== alpha ==
Design mac_unit, start of the top module:
module mac_unit(input clk,en,clr,
                input [15:0]a,b,
                output [39:0]c);
wire [31:0]temp1;
mul_16x16 m1(clk,a,b,temp1);
accumulator a1(clk,en,clr,temp1,c);
endmodule
Size in the first run: ~1,600 cells after synthesis, roughly 75 I/O pins, about 0.016 mm^2 of cells after synthesis.
clock: 13.5 ns
lec_check: 0
cap_margin: 5
core_aspect_ratio: 1.05
core_margin: 2
core_utilization: 44
cts_cluster_size: 98
gpl_routability_driven: 1
gpl_timing_driven: 0
slew_margin: 40
run.sh (not shown) runs the stock make flow with config.mk's settings and CLKGATE_MAP_FILE=.
alpha finished every step from synthesis to the final layout, and the layout passed the timing, design-rule and antenna checks.
For beta, these inputs were changed with respect to alpha:
Settings: an added CELL_PAD_IN_SITES_DETAIL_PLACEMENT of 2; an added CELL_PAD_IN_SITES_GLOBAL_PLACEMENT of 3; a change of SLEW_MARGIN from 40 to 35; a change of CTS_CLUSTER_SIZE from 98 to 41; a change of CORE_UTILIZATION from 44 to 17; an added HOLD_SLACK_MARGIN of 0.23; a deleted CORE_ASPECT_RATIO that had been 1.05; a change of GPL_ROUTABILITY_DRIVEN from 1 to 0; a change of CAP_MARGIN from 5 to 20; a change of CORE_MARGIN from 2 to 6; a change of GPL_TIMING_DRIVEN from 0 to 1; an added PLACE_DENSITY_LB_ADDON of 0.16; an added ABC_AREA of 1.
==> comparison <==
beta finished all stages; however, its layout fails the closing checks, the failures being setup timing. Cell area: beta higher than alpha.
Relative to beta, the following input files were edited for gamma:
Settings: ABC_AREA removed (was 1); GPL_TIMING_DRIVEN removed (was 1); CORE_UTILIZATION changed from 17 to 40; CTS_CLUSTER_SIZE removed (was 41); CORE_MARGIN changed from 6 to 2; CELL_PAD_IN_SITES_DETAIL_PLACEMENT removed (was 2); GPL_ROUTABILITY_DRIVEN removed (was 0); CELL_PAD_IN_SITES_GLOBAL_PLACEMENT changed from 3 to 1; SLEW_MARGIN changed from 35 to 20.
[summary]
- gamma finished end to end and its layout was clean on timing, DRC and antenna.
- Number of instances in the placed design (gamma over beta): decrease, 40%
- In the metrics for gamma and beta, the one carrying the lower pre-CTS setup slack is beta.
- In gamma the routed length on met3 turned out 34% lower than in beta.
- Compared with beta, gamma supports a higher clock frequency.
- gamma against beta: worst-case clock skew now smaller; wire length went down about 47%.
- Part of the cycle the worst path needs is lower on gamma
- Total length of routed met2 wires, gamma and beta: smaller value in gamma
Inputs modified between gamma and delta:
Settings: setting CORE_ASPECT_RATIO to 0.65 for the first time; setting CELL_PAD_IN_SITES_DETAIL_PLACEMENT to 2 for the first time; setting TNS_END_PERCENT to 40 for the first time; setting GPL_ROUTABILITY_DRIVEN to 0 for the first time; changing CORE_UTILIZATION from 40 to 17; changing SLEW_MARGIN from 20 to 35; setting ABC_AREA to 1 for the first time; setting GPL_TIMING_DRIVEN to 1 for the first time; changing CORE_MARGIN from 2 to 6; changing CELL_PAD_IN_SITES_GLOBAL_PLACEMENT from 1 to 3; setting CTS_CLUSTER_SIZE to 78 for the first time.
==> comparison <==
delta: number of antenna violations at the first check in global routing is 5 higher than what gamma reported. The core of delta is less densely filled than that of gamma. Looking at layout buffer count excluding clock buffers, delta sits 28 above gamma. delta vs gamma — via count of the first global-routing pass climbed by more than a quarter. gamma -> delta: final instance area increased by more than 10%. Cmp delta and gamma / length of routed wiring on met1 / higher: delta. delta completed end to end; final checks failed (setup timing). For gamma, the worst setup path startpoint was m1.m2.mu2.m1.clk_b[1], unlike delta, where it was m1.m3.mu3.m3.clk_a[1].
### delta -> epsilon
Settings: a deleted HOLD_SLACK_MARGIN that had been 0.23; a deleted CELL_PAD_IN_SITES_GLOBAL_PLACEMENT that had been 3; a change of CTS_CLUSTER_SIZE from 78 to 16; a change of CAP_MARGIN from 20 to 5; a change of CORE_MARGIN from 6 to 2; a deleted GPL_TIMING_DRIVEN that had been 1; a deleted TNS_END_PERCENT that had been 40; a deleted ABC_AREA that had been 1; a change of CORE_ASPECT_RATIO from 0.65 to 1.05; a deleted CELL_PAD_IN_SITES_DETAIL_PLACEMENT that had been 2; a change of CORE_UTILIZATION from 17 to 44; a deleted PLACE_DENSITY_LB_ADDON that had been 0.16; a change of SLEW_MARGIN from 35 to 40.
Findings:
Compared with delta, epsilon shows a final core utilization that is 30 points higher.
Looking at first-iteration DRC count, epsilon sits above delta.
Compared with delta, epsilon shows a lower worst hold slack after final layout.
Going from delta to epsilon, final cell count without fillers now sits lower; post-synthesis sequential area ratio now sits higher.
A end point of the critical path of a1.acc[33] is what delta shows, while a1.acc[38] belongs to epsilon.
The flow for delta finished, though final verification flagged setup timing.
Having completed the whole flow, epsilon delivered a layout that passed the timing, design-rule and antenna checks.

========
Starting RTL as in the previous note.
Settings: LEC_CHECK=0, ABC_AREA=1, CAP_MARGIN=0, CORE_MARGIN=2, CORE_UTILIZATION=72, CTS_CLUSTER_DIAMETER=106, SETUP_SLACK_MARGIN=-0.71, SLEW_MARGIN=20; clock period 11.5 ns.
The starting point completed and failed the layout checks on negative setup slack.
Rerun with:
- ABC_AREA: 1 -> not set
- CAP_MARGIN: 0 -> 20
- CORE_UTILIZATION: 72 -> 37
- CTS_CLUSTER_DIAMETER: 106 -> not set
- SETUP_SLACK_MARGIN: -0.71 -> not set
- clock period: 11.5 -> 13.5 ns (I/O delays scaled with it)
- This time the run went through all stages and came out clean
- critical path depth drops by 3
- die size rose by about 70%
- area after synthesis went down by about 9%
- register-to-register slack improved by 2000 ps
- setup slack improved by 2000 ps
- clock skew hardly moves
Rerun with:
- CAP_MARGIN: 20 -> 35
- CORE_ASPECT_RATIO: not set -> 0.93
- CORE_MARGIN: 2 -> 8
- CORE_UTILIZATION: 37 -> 61
- CTS_CLUSTER_DIAMETER: not set -> 310
- CTS_CLUSTER_SIZE: not set -> 98
- PLACE_DENSITY: not set -> 0.41
- TNS_END_PERCENT: not set -> 5
Result: Hold slack got worse by 8.0 ps. Register-to-register slack got worse by 190 ps. Utilization climbs by 27 points. Wire length drops by 2.7%. Clock-buffer cell count stays the same. Worst setup slack got worse by 190 ps.
Rerun with:
- CAP_MARGIN: 35 -> 5
- CORE_ASPECT_RATIO: 0.93 -> 1.05
- CORE_MARGIN: 8 -> 2
- CORE_UTILIZATION: 61 -> 44
- CTS_CLUSTER_DIAMETER: 310 -> not set
- CTS_CLUSTER_SIZE: 98 -> not set
- PLACE_DENSITY: 0.41 -> not set
- SLEW_MARGIN: 20 -> 30
- TNS_END_PERCENT: 5 -> not set
Result:
- The changed run completed without violations
- non-clock buffer count rose by 6
- first-iteration DRC count grows by a few percent
- global-route usage came out lower by 3.6 points
- routed wire length fell slightly
Rerun with:
- CAP_MARGIN: 5 -> 20
- CELL_PAD_IN_SITES_DETAIL_PLACEMENT: not set -> 2
- CELL_PAD_IN_SITES_GLOBAL_PLACEMENT: not set -> 1
- CORE_ASPECT_RATIO: 1.05 -> not set
- CORE_MARGIN: 2 -> 6
- CORE_UTILIZATION: 44 -> 45
- CTS_CLUSTER_SIZE: not set -> 41
- GPL_ROUTABILITY_DRIVEN: not set -> 0
- GPL_TIMING_DRIVEN: not set -> 1
- HOLD_SLACK_MARGIN: not set -> 0.23
- PLACE_DENSITY_LB_ADDON: not set -> 0.16
- SLEW_MARGIN: 30 -> 35
=> With this change the flow finished but fails on negative setup slack. Wire length rose by 120%. Cell area rose by 1.7%. Count of clock-buffer cells in the layout rose by 1. Cell count fell by 0.84%. Non-clock buffer count rose by 2. First-iteration DRC count rose by 120%. Worst setup slack degrades by 820 ps. Global-route usage rose by 14 points. Synthesized area does not change. Clock skew rose by 12 ps.

========
mac_unit again, from the RTL that the note above started with.
make LEC_CHECK=0 ABC_AREA=1 CAP_MARGIN=20 CORE_ASPECT_RATIO=0.5 CORE_MARGIN=2 CORE_UTILIZATION=72 CTS_CLUSTER_DIAMETER=400 CTS_CLUSTER_SIZE=98 SETUP_SLACK_MARGIN=1.54 SLEW_MARGIN=20 finish   # period 6.57 ns
The starting point ran to the end with violations: setup timing.
Edit:
- CORE_ASPECT_RATIO: 0.5 -> unset
- CTS_CLUSTER_DIAMETER: 400 -> 218
- CTS_CLUSTER_SIZE: 98 -> 79
- PLACE_DENSITY_LB_ADDON: unset -> 0.08
- SETUP_SLACK_MARGIN: 1.54 -> unset
- clock period: 6.57 -> 11.7 ns (I/O delays scaled with it)
The new run ran to the end with violations: setup timing.
Non-clock buffer count goes down by 42.
Wire length shrinks by a few percent.
Cell count falls slightly.
Synthesized area stays the same.
Flip-flop count does not change.
Core utilization falls by 5.4 points.
Hold slack gets better by 0.0089 ns.
Fmax is higher slightly.
Final area is lower by a few percent.

========
Starting RTL as in the previous note.
Design mac_unit, start of the top module:
module mac_unit(input clk,en,clr,
                input [15:0]a,b,
                output [39:0]c);
clock: 7.58 ns
lec_check: 0
abc_area: 0
cap_margin: 25
cell_pad_in_sites_detail_placement: 0
cell_pad_in_sites_global_placement: 1
core_margin: 8
core_utilization: 40
cts_cluster_diameter: 254
cts_cluster_size: 34
gpl_routability_driven: 0
gpl_timing_driven: 0
max_routing_layer: met4
place_density: 0.63
setup_slack_margin: -0.46
slew_margin: 20
tns_end_percent: 5
The baseline finished but fails on negative setup slack.
Then changed:
CORE_MARGIN = 2   (was 8)
CORE_UTILIZATION = 55   (was 40)
GPL_TIMING_DRIVEN = not set   (was 0)
The new run produced a layout that fails on negative setup slack.
Via count rose by a few percent.
Core utilization rose by 20 points.
Sequential share of layout area decreases by 0.49 points.
Hold slack barely changes.
Worst setup slack gets better by 210 ps.
Synthesized area stays the same.
Synthesized cell count is unchanged.
Then changed:
CAP_MARGIN = 5   (was 25)
CORE_UTILIZATION = 72   (was 55)
CTS_CLUSTER_DIAMETER = 68   (was 254)
CTS_CLUSTER_SIZE = 17   (was 34)
PLACE_DENSITY = not set   (was 0.63)
SETUP_SLACK_MARGIN = 2.05   (was -0.46)
TNS_END_PERCENT = not set   (was 5)
clock period = 6.93 ns   (was 7.58 ns; I/O delays follow)
With this change the flow stopped in global placement without I/O.
Synthesized area is unchanged.
Die size fell by 23%.
Synthesized cell count does not change.
Then changed:
ABC_AREA = 1   (was 0)
CAP_MARGIN = 25   (was 5)
CORE_MARGIN = 4   (was 2)
CORE_UTILIZATION = 70   (was 72)
CTS_CLUSTER_DIAMETER = not set   (was 68)
CTS_CLUSTER_SIZE = 34   (was 17)
PLACE_DENSITY = 0.63   (was not set)
SETUP_SLACK_MARGIN = -0.46   (was 2.05)
clock period = 7.58 ns   (was 6.93 ns; I/O delays follow)
Result: The new run died in global placement without I/O on GPL-0301. Area after synthesis rises by 10%. Die area rises by 19%. Synthesized cell count rises by 44%.
